==> flow/design.v <==
`timescale 1ns / 1ps
module bcd(clk, rst, broj, desetice, jedinice);
   input clk;                                               
   input rst;                                               
   input  [7:0] broj;                                       
   output reg [3:0] desetice;                               
   output reg [3:0] jedinice;                               
   reg [15:0] shift;                                        
   reg [3:0] i;                                             
   reg [15:0] t;                                            
   always @(posedge clk)
   begin
      if (rst)
         i <= 4'd0;
      else
      begin
         t = shift;
         if (i == 0)                                        
         begin
            t[15:8] = 8'd0;
            t[7:0] = broj;
         end
         if (i < 8)                                         
         begin
            if (t[11:8] >= 5)                               
               t[11:8] = t[11:8] + 4'd3;                    
            if (t[15:12] >= 5)                              
               t[15:12] = t[15:12] + 4'd3;                  
            t = t << 1;                                     
            shift <= t;
            i <= i + 4'd1;
         end
         else                                               
         begin
            desetice <= shift[15:12];
            jedinice <= shift[11:8];
            i <= 4'd0;
         end
      end
   end
endmodule
`timescale 1ns / 1ps
module kosarka(
      input clk,                                            
      input rst,                                            
      input b0,b1,b2,b3,                                    
      input p0,p1,p2,                                       
      output a,b,c,d,e,f,g,dp,                              
      output [3:0] an                                       
    );
localparam [16:0] DIV_D = 17'd25;                           
localparam [28:0] DIV_V = 29'd500;                          
reg clkD,clkV;                                              
reg [16:0] brojacD;                                         
reg [28:0] brojacV;                                         
reg [7:0] vremeA,vremeB,rezulA,rezulB;                      
reg [3:0] displej;                                          
reg [6:0] s_seg;                                            
reg [3:0] cifra;                                            
reg stop;                                                   
wire [3:0] vremeAdesetice, vremeAjedinice, vremeBdesetice, vremeBjedinice;   
wire [3:0] rezulAdesetice, rezulAjedinice, rezulBdesetice, rezulBjedinice;   
reg stanjeB0, stanjeB1, stanjeB2, stanjeB3;                 
bcd bcd_vremeA(clk, rst, vremeA, vremeAdesetice, vremeAjedinice);
bcd bcd_vremeB(clk, rst, vremeB, vremeBdesetice, vremeBjedinice);            
bcd bcd_rezulA(clk, rst, rezulA, rezulAdesetice, rezulAjedinice);
bcd bcd_rezulB(clk, rst, rezulB, rezulBdesetice, rezulBjedinice);
wire tickD = (brojacD == DIV_D) && !clkD;                   
wire tickV = (brojacV == DIV_V) && !clkV;                   
reg n_stop, n_s0, n_s1, n_s2, n_s3;
reg [7:0] n_rezulA, n_rezulB;
reg [3:0] n_displej, n_cifra;
always @(*)
   begin
      n_stop = stop;
      n_s0 = stanjeB0; n_s1 = stanjeB1; n_s2 = stanjeB2; n_s3 = stanjeB3;
      n_rezulA = rezulA; n_rezulB = rezulB;
      n_displej = displej; n_cifra = cifra;
      if(vremeA==0 && vremeB==0)                            
         n_stop = 1'b1;                                     
      case({p2,cifra})
         5'b00111: begin n_displej = vremeBjedinice; n_cifra = 4'b1110; end
         5'b01110: begin n_displej = vremeBdesetice; n_cifra = 4'b1101; end   
         5'b01101: begin n_displej = vremeAjedinice; n_cifra = 4'b1011; end
         5'b01011: begin n_displej = vremeAdesetice; n_cifra = 4'b0111; end
         5'b10111: begin n_displej = rezulBjedinice; n_cifra = 4'b1110; end
         5'b11110: begin n_displej = rezulBdesetice; n_cifra = 4'b1101; end   
         5'b11101: begin n_displej = rezulAjedinice; n_cifra = 4'b1011; end
         5'b11011: begin n_displej = rezulAdesetice; n_cifra = 4'b0111; end
         default: ;
      endcase
      if(b0 == 1'b1)
         n_s0 = 1'b1;                                       
      if(n_s0==1'b1 && b0 == 1'b0)                          
      begin
         n_stop = ~n_stop;                                  
         n_s0 = 1'b0;
      end
      if(b1 == 1'b1)
         n_s1 = 1'b1;                                       
      if(n_s1==1'b1 && b1 == 1'b0)
      begin
         case({p1,p0})
            2'b00: n_rezulB = n_rezulB+8'd3;                
            2'b01: n_rezulB = n_rezulB-8'd3;
            2'b10: n_rezulA = n_rezulA+8'd3;
            2'b11: n_rezulA = n_rezulA-8'd3;
         endcase
         n_s1 = 1'b0;
      end
      if(b2 == 1'b1)
         n_s2 = 1'b1;                                       
      if(n_s2==1'b1 && b2 == 1'b0)
      begin
         case({p1,p0})
            2'b00: n_rezulB = n_rezulB+8'd2;                
            2'b01: n_rezulB = n_rezulB-8'd2;
            2'b10: n_rezulA = n_rezulA+8'd2;
            2'b11: n_rezulA = n_rezulA-8'd2;
         endcase
         n_s2 = 1'b0;
      end
      if(b3 == 1'b1)
         n_s3 = 1'b1;                                       
      if(n_s3==1'b1 && b3 == 1'b0)
      begin
         case({p1,p0})
            2'b00: n_rezulB = n_rezulB+8'd1;                
            2'b01: n_rezulB = n_rezulB-8'd1;
            2'b10: n_rezulA = n_rezulA+8'd1;
            2'b11: n_rezulA = n_rezulA-8'd1;
         endcase
         n_s3 = 1'b0;
      end
   end
always @(posedge clk)
   begin
      if (rst)
      begin
         clkD <= 1'b0; clkV <= 1'b0;
         brojacD <= 17'd0; brojacV <= 29'd0;
         vremeA <= 8'd40; vremeB <= 8'd0;                   
         rezulA <= 8'd0; rezulB <= 8'd0;
         displej <= 4'b0110;
         s_seg <= 7'd0;
         cifra <= 4'b1110;
         stop <= 1'b1;
         stanjeB0 <= 1'b0; stanjeB1 <= 1'b0; stanjeB2 <= 1'b0; stanjeB3 <= 1'b0;
      end
      else
      begin
         if(brojacD==DIV_D)                                 
         begin
            clkD <= ~clkD;
            brojacD <= 17'd1;
         end
         else
            brojacD <= brojacD+17'd1;
         if(brojacV==DIV_V)                                 
         begin
            clkV <= ~clkV;
            brojacV <= 29'd1;
         end
         else
            brojacV <= brojacV+29'd1;
         case(displej)
            4'd0 : s_seg <= 7'b1000000;                     
            4'd1 : s_seg <= 7'b1111001;                     
            4'd2 : s_seg <= 7'b0100100;                     
            4'd3 : s_seg <= 7'b0110000;                     
            4'd4 : s_seg <= 7'b0011001;                     
            4'd5 : s_seg <= 7'b0010010;                     
            4'd6 : s_seg <= 7'b0000010;                     
            4'd7 : s_seg <= 7'b1111000;                     
            4'd8 : s_seg <= 7'b0000000;                     
            4'd9 : s_seg <= 7'b0010000;                     
            default : s_seg <= 7'b1000000;                  
         endcase
         if (tickV)                                         
         begin
            if(stop==0)                                     
            begin
               if(vremeB==0)                                
               begin
                  vremeB <= 8'd59;                          
                  vremeA <= vremeA-8'd1;                    
               end
               else
                  vremeB <= vremeB-8'd1;
            end
         end
         if (tickD)                                         
         begin
            stop <= n_stop;
            stanjeB0 <= n_s0; stanjeB1 <= n_s1; stanjeB2 <= n_s2; stanjeB3 <= n_s3;
            rezulA <= n_rezulA; rezulB <= n_rezulB;
            displej <= n_displej;
            cifra <= n_cifra;
         end
      end
   end
assign an = cifra;
assign {g, f, e, d, c, b, a} = s_seg;                       
assign dp = 1'b1;                                           
endmodule
export LEC_CHECK = 0
export ABC_AREA = 1
export CAP_MARGIN = 20
export CORE_MARGIN = 2
export CORE_UTILIZATION = 72
export CTS_CLUSTER_DIAMETER = 26
export CTS_CLUSTER_SIZE = 39
export PLACE_DENSITY = 0.95
export SETUP_SLACK_MARGIN = 0.64
export SLEW_MARGIN = 20
create_clock -name core_clock -period 3.99 [get_ports {clk}]
run.sh (not shown) runs the stock make flow with config.mk's settings and CLKGATE_MAP_FILE=.
The starting point ended with an error in global routing.
Next try:
Settings changed: CTS_CLUSTER_DIAMETER 26 to default, CTS_CLUSTER_SIZE 39 to 10, PLACE_DENSITY 0.95 to default, SETUP_SLACK_MARGIN 0.64 to 1.11.
What happened: The changed run passed the timing, DRC and antenna checks; area after synthesis stays the same; synthesized cell count does not change; die area stays the same.
Next try:
Settings changed: CAP_MARGIN 20 to 0, CTS_CLUSTER_SIZE 10 to 41, GPL_ROUTABILITY_DRIVEN from default to 1, HOLD_SLACK_MARGIN from default to 0.28, MIN_ROUTING_LAYER from default to met1, PLACE_DENSITY_LB_ADDON from default to 0.06, SETUP_SLACK_MARGIN 1.11 to default, TNS_END_PERCENT from default to 15.
The new run produced a clean layout.
Combinational power goes down by 11%.
Power goes up by 0.37%.
Register-to-register slack gets better by 0.09 ns.
Core utilization goes down by 6.1 points.

// kosarka: RTL as listed in full above, without the edits since
Settings: LEC_CHECK=0, CAP_MARGIN=20, CORE_MARGIN=2, CORE_UTILIZATION=58, SLEW_MARGIN=20, TNS_END_PERCENT=70; clock period 7.88 ns.
The starting point passed the timing, DRC and antenna checks.
Then changed:
- ABC_AREA: default -> 1
- CORE_UTILIZATION: 58 -> 70
- CTS_CLUSTER_DIAMETER: default -> 251
- PLACE_DENSITY_LB_ADDON: default -> 0.15
- TNS_END_PERCENT: 70 -> default
- clock period: 7.88 -> 4.19 ns (I/O delays scaled with it)
=> The changed run completed with no timing, DRC or antenna violations. Cell count rose by roughly a tenth. First-iteration DRC count goes up by well over a third. Sequential power rose by well over a third. Design area rises by a few percent. Routed wire length went up by roughly a tenth. Worst hold slack degrades by 0.0056 ns. Non-clock buffer count is higher by 50. Die size goes down by about a fifth. Worst setup slack gets worse by 1.4 ns. Register-to-register slack gets worse by 2.9 ns.
Then changed:
- ABC_AREA: 1 -> default
- PLACE_DENSITY: default -> 0.67
- PLACE_DENSITY_LB_ADDON: 0.15 -> default
- clock period: 4.19 -> 6.56 ns (I/O delays scaled with it)
After rerunning: Utilization is lower by 2.7 points; cell area goes down by a few percent; area after synthesis came out higher slightly; synthesized cell count decreases by roughly a tenth; clock skew goes up by 0.0095 ns; worst setup slack is better by 0.60 ns; first-iteration DRC count stays flat; hold slack improves by 0.012 ns.
Then changed:
- CORE_UTILIZATION: 70 -> 40
- CTS_CLUSTER_DIAMETER: 251 -> default
- PLACE_DENSITY: 0.67 -> default
- SETUP_SLACK_MARGIN: default -> 0.26
- clock period: 6.56 -> 7.18 ns (I/O delays scaled with it)
Effect: The new run passed the timing, DRC and antenna checks; total power goes up by 0.82%; final cell count increases by 11%; routed wire length is lower by 3.8%; sequential share of layout area shrinks by 1.4 points; area after synthesis stays the same.

Setup of run 1:
Starts from the design.v that is shown in full above.
clock: 4.0 ns
lec_check: 0
abc_area: 1
cap_margin: 20
cell_pad_in_sites_detail_placement: 0
cell_pad_in_sites_global_placement: 1
core_margin: 7
core_utilization: 40
cts_cluster_diameter: 268
gpl_timing_driven: 0
max_routing_layer: met5
min_routing_layer: met2
place_density_lb_addon: 0.14
slew_margin: 20
tns_end_percent: 80
[inputs] run 2 vs run 1
- ABC_AREA no longer set, was 1
- CORE_MARGIN now 2, was 7
- MAX_ROUTING_LAYER no longer set, was met5
- CELL_PAD_IN_SITES_GLOBAL_PLACEMENT no longer set, was 1
- MIN_ROUTING_LAYER no longer set, was met2
- PLACE_DENSITY_LB_ADDON no longer set, was 0.14
- CELL_PAD_IN_SITES_DETAIL_PLACEMENT no longer set, was 0
- TNS_END_PERCENT no longer set, was 80
- GPL_TIMING_DRIVEN no longer set, was 0
- CTS_CLUSTER_DIAMETER no longer set, was 268
- the clock period (ns, I/O delays scaled along) now 10.0, was 4.0
==> results <==
Cell area ended up about 3% lower on run 2 than on run 1. Wire length after detailed routing went down by more than 10% going from run 1 to run 2. Worst setup path endpoint = rezulB[7]: run 2; worst setup path endpoint = rezulB[6]: run 1. Going from run 1 to run 2, inverter tally of the final layout excluding the clock network shrank by more than half. Share of the clock period used by the worst path: run 2 vs run 1 down 23 points.
## Diff of input files: run 3 against run 2
- swapping 40 for 57 in CORE_UTILIZATION
- swapping 10.0 for 4.06 in the clock period (ns, I/O delays scaled along)
### Flow results
No crash in run 3: every stage finished, but the layout fails its final checks due to negative setup slack. Run 3 vs. run 2: multi-input gate area in the final layout +about 2.2%; final design area excluding fillers +6.4%; leftover overflow at the end of global routing ~0 delta; worst setup margin -3100 ps. The share of the clock period used by the worst path after layout in run 3 was higher than what run 2 gave. As far as fraction of power spent switching nets is concerned, run 2 and run 3 perform about the same. In the flow results for run 3 and run 2, the share of total power in the clock network is larger on run 2.
diff inputs: run 3 => run 4
- swapping 57 for 40 in CORE_UTILIZATION
- swapping 4.06 for 7.18 in the clock period (ns, I/O delays scaled along)
==> comparison <==
- Run 4: full flow OK, the timing, DRC and antenna checks passed
- Compared with run 3, run 4 shows a higher share of the final layout cell area in multi-input gates.
- Lower clock network power share was reported by run 3, not run 4.
- Fraction of the cycle the final worst path needs | run 4 below run 3
> inputs changed (run 4 -> run 5)
- SETUP_SLACK_MARGIN now 1.48, previously not set
- CORE_UTILIZATION now 58, was 40
- TNS_END_PERCENT now 75, previously not set
- CTS_CLUSTER_SIZE now 62, previously not set
- HOLD_SLACK_MARGIN now 0.26, previously not set
- the clock period (ns, I/O delays scaled along) now 5.58, was 7.18
Notes after the runs:
Run 4 completed; timing, DRC and antenna clean. Run 5 has completed all stages; timing, DRC and antenna checks passed. In run 5 the count of filler cells inserted in the layout turned out 40% lower than in run 4. In the flow results for run 5 and run 4, the portion of the clock cycle consumed by the worst path in the final layout is larger on run 4. Comparing run 5 and run 4, the lower global-route usage over all layers was measured on run 4. Comparing growth of design area from synthesis to finish for run 5 and run 4, the bigger number came from run 5. On run 5: setup slack of the critical path after layout is 270 ps lower than what run 4 gave. Diff run 4 -> run 5 | net count reported at finish | up by a few percent. Diff run 4 -> run 5: vertical die size fell 17%; count of antenna-violating nets left after detailed routing about even; worst hold slack rose 4.1 ps. Taking run 5 over run 4, the total power ratio works out to 1.14. The sequential power of run 5 exceeds that of run 4 by about 30%.
Changes in run 6 relative to run 5:
- clearing HOLD_SLACK_MARGIN, which used to be 0.26
- swapping 58 for 62 in CORE_UTILIZATION
- clearing CTS_CLUSTER_SIZE, which used to be 62
- clearing SETUP_SLACK_MARGIN, which used to be 1.48
- clearing TNS_END_PERCENT, which used to be 75
- swapping 5.58 for 7.18 in the clock period (ns, I/O delays scaled along)
Results
Run 6 was carried through to the last stage, and its layout satisfied the timing, DRC and antenna checks. Power in combinational cells was lower in run 6 than in run 5. From run 5 to run 6 the numbers moved as follows: clock network contribution to total cell area +0.52 points; clock network fraction of total power went up by 1.3 points. Compared to run 5, run 6 has clock-buffer cell count 10% higher. Looking at run 5 and run 6, the total area of sequential cells is a wash.
Power is estimated from default activity; no workload was simulated.
